==> run B <==
==> flow/design.v <==
module conv_neuron
  #
  (
   parameter FEATURE_WIDTH    = 8,
   parameter WEIGHT_WIDTH     = 8,
   parameter WEIGHT_MEM_ORDER = 5,
   parameter OUTPUT_WIDTH     = 8,
   parameter OUTPUT_SHIFT     = 0,
   parameter BIAS_SHIFT       = 0,
   parameter ReLU             = "TRUE"
   )   
  (
   input logic                     clk,
   input logic [FEATURE_WIDTH-1:0] feature_stream,
   input logic                     feature_first,
   input logic                     feature_last,
   input logic [WEIGHT_WIDTH-1:0]  weight_stream,
   input logic                     weight_first,
   input logic                     weight_last,
   output logic [OUTPUT_WIDTH-1:0] output_stream,
   output logic                    output_valid
   );
   localparam WEIGHT_MEM_SIZE = 2**WEIGHT_MEM_ORDER;
   localparam ACC_SIZE        = FEATURE_WIDTH + WEIGHT_WIDTH + WEIGHT_MEM_ORDER;
   localparam P_SIZE          = FEATURE_WIDTH + WEIGHT_WIDTH + 1;
   logic [WEIGHT_MEM_SIZE-1:0][WEIGHT_WIDTH-1:0] wmem;
   logic [WEIGHT_MEM_ORDER-1:0] 		 wmem_waddr;
   logic [WEIGHT_MEM_ORDER-1:0] 		 wmem_raddr;
   logic [WEIGHT_WIDTH-1:0] 			 bias;
   logic 					 wmem_writing;
   logic signed [P_SIZE-1:0] 			 p;
   logic [3:0][FEATURE_WIDTH-1:0] 		 feature_stream_reg;
   logic [2:0][WEIGHT_WIDTH-1:0] 		 weight_reg;
   logic signed [ACC_SIZE-1:0] 			 acc;
   logic [4:0] 					 feature_first_reg;
   logic [6:0] 					 feature_last_reg;
   logic signed [ACC_SIZE-1:0] 			 acc_slv;
   always @(posedge clk) begin
      if (weight_first) begin
         wmem_writing <= '1;
         wmem_waddr   <= '0;
         bias         <= weight_stream;
      end else if (wmem_writing) begin
         if (weight_last) wmem_writing <= '0;
         wmem[wmem_waddr] <= weight_stream;
         wmem_waddr       <= wmem_waddr + 1'b1;
      end
      for (int i = 0; i < 3; i++) begin
	 if (i == 0) weight_reg[i] <= wmem[wmem_raddr];
	 else        weight_reg[i] <= weight_reg[i-1];
      end
      if (feature_first) 
        wmem_raddr <= '0;
      else
        wmem_raddr <= wmem_raddr + 1'b1;  
      for (int i = 0; i < 4; i++) begin
	 if (i == 0) feature_stream_reg[i] <= feature_stream;
	 else        feature_stream_reg[i] <= feature_stream_reg[i-1];
      end
      for (int i = 0; i < 5; i++) begin
	 if (i == 0) feature_first_reg[i] <= feature_first;
	 else        feature_first_reg[i] <= feature_first_reg[i-1];
      end
      for (int i = 0; i < 7; i++) begin
	 if (i == 0) feature_last_reg[i] <= feature_last;
	 else        feature_last_reg[i] <= feature_last_reg[i-1];
      end
      p <= $signed(weight_reg[2]) * $signed({1'b0, feature_stream_reg[3]});  
      if (feature_first_reg[4])      
        acc <= ($signed(bias) << BIAS_SHIFT) + $signed(p);
      else        
        acc <= acc + p;
      acc_slv <= acc;
      if (feature_last_reg[6]) begin
         if (ReLU == "TRUE") begin
            if (acc_slv[ACC_SIZE-1]) begin
               output_stream <= '0;
            end else begin
               if (ACC_SIZE == OUTPUT_WIDTH+OUTPUT_SHIFT) begin
		  output_stream <= acc_slv[ACC_SIZE-1:OUTPUT_SHIFT];
               end else begin
		  if (|acc_slv[ACC_SIZE-1:OUTPUT_WIDTH+OUTPUT_SHIFT-1]) begin
                     output_stream[OUTPUT_WIDTH-1] <= '0;
                     output_stream[OUTPUT_WIDTH-2:0] <= '1;
                  end else begin
                     output_stream <= acc_slv[OUTPUT_WIDTH+OUTPUT_SHIFT-1:OUTPUT_SHIFT];
		  end
               end
            end 
	 end else begin
            output_stream <= acc_slv[OUTPUT_WIDTH+OUTPUT_SHIFT-1:OUTPUT_SHIFT];
	 end  
         output_valid <= '1;
      end else begin
         output_valid <= '0;
      end  
   end  
endmodule  
module conv_neuron_layer_ffanout
  #
  (
   parameter LAYER_SIZE       = 10,
   parameter LAYER_SIZE_ORDER = 4,
   parameter FEATURE_WIDTH    = 8,
   parameter WEIGHT_WIDTH     = 8,
   parameter WEIGHT_MEM_ORDER = 5,
   parameter OUTPUT_WIDTH     = 8,
   parameter OUTPUT_SHIFT     = 0,
   parameter BIAS_SHIFT       = 0,
   parameter ReLU             = "TRUE"
   )
  (
   input logic                         clk,
   input logic [FEATURE_WIDTH-1:0]     feature_stream,
   input logic                         feature_first,
   input logic                         feature_last,
   input logic [WEIGHT_WIDTH-1:0]      weight_stream,
   input logic [LAYER_SIZE_ORDER-1:0]  weight_id,
   input logic                         weight_first,
   input logic                         weight_last,
   output logic [OUTPUT_WIDTH-1:0]     output_stream,
   output logic [LAYER_SIZE_ORDER-1:0] output_id,
   output logic                        output_valid
   );
  logic [0:LAYER_SIZE][FEATURE_WIDTH-1:0]    feature_fanout_sr;
  logic [0:LAYER_SIZE][WEIGHT_WIDTH-1:0]     weight_fanout_sr;
  logic [0:LAYER_SIZE][LAYER_SIZE_ORDER-1:0] weight_id_fanout_sr;
  logic [0:LAYER_SIZE][LAYER_SIZE_ORDER-1:0] output_id_fanin_sr;
  logic [0:LAYER_SIZE][OUTPUT_WIDTH-1:0]     output_fanin_sr;
  logic [0:LAYER_SIZE][OUTPUT_WIDTH-1:0]     output_sig;
  logic [LAYER_SIZE:0]                       feature_first_sr;
  logic [LAYER_SIZE:0]                       feature_last_sr;
  logic [LAYER_SIZE:0]                       weight_first_sr;
  logic [LAYER_SIZE:0]                       weight_last_sr;
  logic [LAYER_SIZE:0]                       output_valid_sr;
  logic [LAYER_SIZE:0]                       weight_first_valid;
  logic [LAYER_SIZE:0]                       weight_last_valid;
  logic [LAYER_SIZE:0]                       output_valid_sig;
  always_ff @(posedge clk) begin
    feature_fanout_sr[0]   <= feature_stream;
    feature_first_sr[0]    <= feature_first;
    feature_last_sr[0]     <= feature_last;
    weight_fanout_sr[0]    <= weight_stream;
    weight_id_fanout_sr[0] <= weight_id;
    weight_first_sr[0]     <= weight_first;
    weight_last_sr[0]      <= weight_last;
    output_valid_sr[LAYER_SIZE]    <= '0;
    output_fanin_sr[LAYER_SIZE]    <= '0;
    output_id_fanin_sr[LAYER_SIZE] <= '0;
    for (int i=1; i <= LAYER_SIZE; i++) begin
      feature_fanout_sr[i]   <= feature_fanout_sr[0];
      feature_first_sr[i]    <= feature_first_sr[0];
      feature_last_sr[i]     <= feature_last_sr[0];
      weight_fanout_sr[i]    <= weight_fanout_sr[i-1];
      weight_first_sr[i]     <= weight_first_sr[i-1];
      weight_last_sr[i]      <= weight_last_sr[i-1];
      weight_id_fanout_sr[i] <= weight_id_fanout_sr[i-1];
      if (weight_id_fanout_sr[i-1] == i) begin
        weight_first_valid[i] <= weight_first_sr[i-1];
        weight_last_valid[i]  <= weight_last_sr[i-1];
      end else begin
        weight_first_valid[i] <= '0;
        weight_last_valid[i]  <= '0;
      end
      if (output_valid_sig[i]) begin
        output_valid_sr[i-1]    <= '1;
        output_fanin_sr[i-1]    <= output_sig[i];
        output_id_fanin_sr[i-1] <= i;
      end else begin
        output_valid_sr[i-1]    <= output_valid_sr[i];
        output_fanin_sr[i-1]    <= output_fanin_sr[i];
        output_id_fanin_sr[i-1] <= output_id_fanin_sr[i];
      end
    end  
  end  
  assign output_valid  = output_valid_sr[0];
  assign output_id     = output_id_fanin_sr[0];
  assign output_stream = output_fanin_sr[0];
  generate
    for (genvar i_g = 1; i_g <= LAYER_SIZE; i_g++) begin : g_NEURONS
      conv_neuron
        #
        (
         .FEATURE_WIDTH    (FEATURE_WIDTH),
         .WEIGHT_WIDTH     (WEIGHT_WIDTH),
         .WEIGHT_MEM_ORDER (WEIGHT_MEM_ORDER),
         .OUTPUT_WIDTH     (OUTPUT_WIDTH),
         .OUTPUT_SHIFT     (OUTPUT_SHIFT),
         .BIAS_SHIFT       (BIAS_SHIFT),
         .ReLU             (ReLU)
         )
      u_conv_neuron
        (
         .clk              (clk),
         .feature_stream   (feature_fanout_sr[i_g]),
         .feature_first    (feature_first_sr[i_g]),
         .feature_last     (feature_last_sr[i_g]),
         .weight_stream    (weight_fanout_sr[i_g]),
         .weight_first     (weight_first_valid[i_g]),
         .weight_last      (weight_last_valid[i_g]),
         .output_stream    (output_sig[i_g]),
         .output_valid     (output_valid_sig[i_g])
         );
    end  
  endgenerate
endmodule  
==> flow/run.sh <==
#!/bin/bash
# the make line also repeats each setting of config.mk as NAME=value (left out here)
make -C /OpenROAD-flow-scripts/flow DESIGN_CONFIG=/design/flow/config.mk WORK_HOME=/design/flow/orfs CLKGATE_MAP_FILE= finish
==> flow/config.mk <==
export PLATFORM = sky130hd
export DESIGN_NAME = conv_neuron_layer_ffanout
export DESIGN_NICKNAME = conv_neuron_layer_ffanout
export VERILOG_FILES = /design/flow/design.v
export SDC_FILE = /design/flow/constraint.sdc
export NUM_CORES = 4
export LEC_CHECK = 0
export ABC_AREA = 1
export CAP_MARGIN = 20
export CORE_MARGIN = 4
export CORE_UTILIZATION = 72
export CTS_CLUSTER_SIZE = 88
export GPL_TIMING_DRIVEN = 1
export MAX_ROUTING_LAYER = met5
export PLACE_DENSITY_LB_ADDON = 0.19
export SETUP_SLACK_MARGIN = 0.95
export SLEW_MARGIN = 35
==> flow/constraint.sdc <==
create_clock -name core_clock -period 3.9 [get_ports {clk}]
set_input_delay 0.7800 -clock core_clock [delete_from_list [all_inputs] [get_ports {clk}]]
set_output_delay 0.7800 -clock core_clock [all_outputs]
set_load 0.01 [all_outputs]
==> run Y: changes against run B <==
ABC_AREA = default   (was 1)
CAP_MARGIN = 30   (was 20)
CORE_MARGIN = 2   (was 4)
CORE_UTILIZATION = 40   (was 72)
CTS_CLUSTER_SIZE = 90   (was 88)
GPL_ROUTABILITY_DRIVEN = 0   (was default)
GPL_TIMING_DRIVEN = default   (was 1)
MAX_ROUTING_LAYER = default   (was met5)
PLACE_DENSITY_LB_ADDON = default   (was 0.19)
SETUP_SLACK_MARGIN = default   (was 0.95)
SLEW_MARGIN = 20   (was 35)
==> flow/constraint.sdc (replaced) <==
create_clock -name core_clock -period 6.0 [get_ports {clk}]
set_input_delay 1.2000 -clock core_clock [delete_from_list [all_inputs] [get_ports {clk}]]
set_output_delay 1.2000 -clock core_clock [all_outputs]
set_load 0.01 [all_outputs]
==> run Z: changes against run B <==
ABC_AREA = 0   (was 1)
CELL_PAD_IN_SITES_GLOBAL_PLACEMENT = 3   (was default)
CORE_MARGIN = 2   (was 4)
CORE_UTILIZATION = 40   (was 72)
CTS_CLUSTER_SIZE = 11   (was 88)
GPL_ROUTABILITY_DRIVEN = 1   (was default)
GPL_TIMING_DRIVEN = 0   (was 1)
MAX_ROUTING_LAYER = met4   (was met5)
MIN_ROUTING_LAYER = met1   (was default)
PLACE_DENSITY_LB_ADDON = 0.25   (was 0.19)
SETUP_SLACK_MARGIN = default   (was 0.95)
SLEW_MARGIN = 20   (was 35)
==> flow/constraint.sdc (replaced) <==
create_clock -name core_clock -period 6.0 [get_ports {clk}]
set_input_delay 1.2000 -clock core_clock [delete_from_list [all_inputs] [get_ports {clk}]]
set_output_delay 1.2000 -clock core_clock [all_outputs]
set_load 0.01 [all_outputs]
==> run P: changes against run B <==
ABC_AREA = default   (was 1)
CORE_MARGIN = 2   (was 4)
CORE_UTILIZATION = 40   (was 72)
CTS_CLUSTER_SIZE = default   (was 88)
GPL_TIMING_DRIVEN = default   (was 1)
MAX_ROUTING_LAYER = default   (was met5)
PLACE_DENSITY_LB_ADDON = default   (was 0.19)
SETUP_SLACK_MARGIN = default   (was 0.95)
SLEW_MARGIN = 20   (was 35)
==> flow/constraint.sdc (replaced) <==
create_clock -name core_clock -period 3.11 [get_ports {clk}]
set_input_delay 0.6220 -clock core_clock [delete_from_list [all_inputs] [get_ports {clk}]]
set_output_delay 0.6220 -clock core_clock [all_outputs]
set_load 0.01 [all_outputs]
==> qor summary <==
                                                                                               run B       run Y       run Z                       run P
Result of the run                                                         complete, but fails checks  no timing/DRC/antenna violations  no timing/DRC/antenna violations  complete, but fails checks
Violated checks                                                                 negative setup slack           -           -        negative setup slack
Share of power burned in registers                                                             31.2%       36.7%       35.5%                       32.0%
Total of plain and repair buffers excluding clock buffers                                        850         242         904                        1079
Met3 Routed Length                                                                          76100 um    17500 um    25300 um                    16700 um
Multi-input logic portion of the cell area                                                     41.1%       40.5%       39.7%                       39.7%
Netlist area before placement                                                             0.219 mm^2  0.206 mm^2  0.206 mm^2                  0.206 mm^2
Number of violations reported at the end of detailed-routing iteration 0                       27800        7972        9071                        7890
Synth Area in XOR/XNOR                                                                        0.850%       1.95%       1.95%                       1.95%
Met2 WL post-DR                                                                            291000 um   213000 um   278000 um                   221000 um
Per-instance average area after synthesis                                                  8.34 um^2   14.2 um^2   14.2 um^2                   14.2 um^2
Wire length of the first global-routing pass                                               994000 um   709000 um   867000 um                   741000 um
Filler cells                                                                                   19900       45500       46000                       44900
Final setup violating endpoints                                                                   65           0           0                         120
Placed Instances                                                                               29500       20800       21400                       21400
Non-clk buf share                                                                              3.34%      0.984%       2.97%                       4.34%
Well-tap cell count                                                                             3978        6757        6757                        6757
Area inside the core boundary                                                             0.303 mm^2  0.512 mm^2  0.512 mm^2                  0.512 mm^2
Number of buffers inserted by hold repair at cts                                                   0           0           0                          21
Power and IR drop assume default switching activity.
